==> inputs of run D <==
// ram_tester
module ram_tester
#(
     parameter AXI_ID           = 0
)
(
     input          clk_i
    ,input          rst_i
    ,input          cfg_awvalid_i
    ,input  [31:0]  cfg_awaddr_i
    ,input          cfg_wvalid_i
    ,input  [31:0]  cfg_wdata_i
    ,input  [3:0]   cfg_wstrb_i
    ,input          cfg_bready_i
    ,input          cfg_arvalid_i
    ,input  [31:0]  cfg_araddr_i
    ,input          cfg_rready_i
    ,input          outport_awready_i
    ,input          outport_wready_i
    ,input          outport_bvalid_i
    ,input  [1:0]   outport_bresp_i
    ,input  [3:0]   outport_bid_i
    ,input          outport_arready_i
    ,input          outport_rvalid_i
    ,input  [31:0]  outport_rdata_i
    ,input  [1:0]   outport_rresp_i
    ,input  [3:0]   outport_rid_i
    ,input          outport_rlast_i
    ,output         cfg_awready_o
    ,output         cfg_wready_o
    ,output         cfg_bvalid_o
    ,output [1:0]   cfg_bresp_o
    ,output         cfg_arready_o
    ,output         cfg_rvalid_o
    ,output [31:0]  cfg_rdata_o
    ,output [1:0]   cfg_rresp_o
    ,output         outport_awvalid_o
    ,output [31:0]  outport_awaddr_o
  ...
==> flow/config.mk <==
export PLATFORM = sky130hd
export DESIGN_NAME = ram_tester
export DESIGN_NICKNAME = ram_tester
export VERILOG_FILES = /design/flow/design.v
export SDC_FILE = /design/flow/constraint.sdc
export NUM_CORES = 4
export LEC_CHECK = 0
export CAP_MARGIN = 20
export CELL_PAD_IN_SITES_DETAIL_PLACEMENT = 1
export CELL_PAD_IN_SITES_GLOBAL_PLACEMENT = 2
export CORE_ASPECT_RATIO = 1.3
export CORE_MARGIN = 2
export CORE_UTILIZATION = 37
export CTS_CLUSTER_DIAMETER = 73
export GPL_TIMING_DRIVEN = 0
export MAX_ROUTING_LAYER = met5
export MIN_ROUTING_LAYER = met1
export PLACE_DENSITY = 0.42
export SLEW_MARGIN = 40
==> flow/constraint.sdc <==
create_clock -name core_clock -period 6.5 [get_ports {clk_i}]
set_input_delay 1.3000 -clock core_clock [delete_from_list [all_inputs] [get_ports {clk_i}]]
set_output_delay 1.3000 -clock core_clock [all_outputs]
set_load 0.01 [all_outputs]
run.sh (not shown) runs the stock make flow with config.mk's settings and CLKGATE_MAP_FILE=.
==> run Y (differences from run D) <==
- CELL_PAD_IN_SITES_DETAIL_PLACEMENT: 1 -> default
- CELL_PAD_IN_SITES_GLOBAL_PLACEMENT: 2 -> default
- CORE_ASPECT_RATIO: 1.3 -> default
- CORE_UTILIZATION: 37 -> 40
- CTS_CLUSTER_DIAMETER: 73 -> default
- GPL_TIMING_DRIVEN: 0 -> default
- MAX_ROUTING_LAYER: met5 -> default
- MIN_ROUTING_LAYER: met1 -> default
- PLACE_DENSITY: 0.42 -> default
- SLEW_MARGIN: 40 -> 20
==> flow/constraint.sdc (replaced) <==
create_clock -name core_clock -period 8.96 [get_ports {clk_i}]
set_input_delay 1.7920 -clock core_clock [delete_from_list [all_inputs] [get_ports {clk_i}]]
set_output_delay 1.7920 -clock core_clock [all_outputs]
set_load 0.01 [all_outputs]
==> Changelog: implementation <==
### Metrics

- Status: finished with violations
- Failed Checks: setup timing
- Initial antenna violation count: 9
- Fin worst setup slack: -0.1028 ns
- Non-clock buffer total of the final layout: around 700
- # setup viols final: 11
- Number of global-route vias before repair: ~37k
- Non-clock buffering overhead: 9.759%
- Leak pwr: 21.92 nW
- Vias post-DR: about 36k
- WL per Instance: 28.63 um
- Pre-antenna DRT Iters: 9
- Clock network area share: around 5.9%
- Final Cell Area: roughly 0.06 mm^2
- P_clk: approximately 6.2 mW
The numbers above come from run D.

==> Changelog: implementation <==
### Metrics

- Clock network area share: 6.298%
- Leak pwr: between 20 and 25 nW
- Pre-antenna DRT Iters: 10
- Status: finished clean
- Fin worst setup slack: around 0.7 ns
- P_clk: about 4.4 mW
- Initial antenna violation count: 5
- Number of global-route vias before repair: 31.94k
- Vias post-DR: between 30k and 40k
- Final Cell Area: approximately 0.055 mm^2
- WL per Instance: around 24 um
The numbers above come from run Y.


==> wip/sierra: inputs <==
Starting RTL as in the previous note.
Settings: LEC_CHECK=0, CAP_MARGIN=25, CORE_MARGIN=2, CORE_UTILIZATION=20, GPL_ROUTABILITY_DRIVEN=0, MIN_ROUTING_LAYER=met2, PLACE_DENSITY_LB_ADDON=0.03, SLEW_MARGIN=20, TNS_END_PERCENT=15; clock period 15.2 ns.
==> wip/harbor (differences from wip/sierra) <==
==> flow/config.mk (replaced) <==
export PLATFORM = sky130hd
export DESIGN_NAME = ram_tester
export DESIGN_NICKNAME = ram_tester
export VERILOG_FILES = /design/flow/design.v
export SDC_FILE = /design/flow/constraint.sdc
export NUM_CORES = 4
export LEC_CHECK = 0
export ABC_AREA = 1
export CAP_MARGIN = 20
export CORE_ASPECT_RATIO = 1.33
export CORE_MARGIN = 2
export CORE_UTILIZATION = 72
export CTS_CLUSTER_DIAMETER = 385
export CTS_CLUSTER_SIZE = 100
export SLEW_MARGIN = 20
==> flow/constraint.sdc (replaced) <==
create_clock -name core_clock -period 3.59 [get_ports {clk_i}]
set_input_delay 0.7180 -clock core_clock [delete_from_list [all_inputs] [get_ports {clk_i}]]
set_output_delay 0.7180 -clock core_clock [all_outputs]
set_load 0.01 [all_outputs]
==> comparison table <==
quantity                                                           wip/harbor                 wip/sierra
Outcome                                             aborted with a tool error   timing/DRC/antenna clean
Stage where the flow stopped                                          5_1_grt                          -
Detailed-placement wirelength estimate                                 119 mm                     130 mm
Average instance area after synthesis                               9.60 um^2                  11.7 um^2
Simple-gate portion of the synthesized area                             0.184                      0.114
Synthesized cell area                                              49000 um^2                 47300 um^2
Die Footprint                                                      70200 um^2                241000 um^2
DIE HEIGHT                                                             305 um                     490 um
TritonCTS buffer count                                                     14                        140
Post-cts repair resize count                                              784                          0
Post-CTS Setup Repair Bufs                                                126                          0
Floorplan-stage core utilization                                        0.726                      0.201
Post-synthesis compound-gate area fraction                              0.106                      0.121
Fraction of the mapped netlist area in adder cells                     0.0262                     0.0272
Area post-placement                                                55100 um^2                 53300 um^2
X dimension of the die                                                 230 um                     490 um
Count leader, synth                                  sky130_fd_sc_hd__nand2_1  sky130_fd_sc_hd__edfxtp_1
Pre-CTS setup slack                                                  -2390 ps                    6280 ps
Netlist cell types                                                         75                         84
Core region area                                                   67600 um^2                235000 um^2
No activity file was given, so power comes from the tool's default toggle rates.
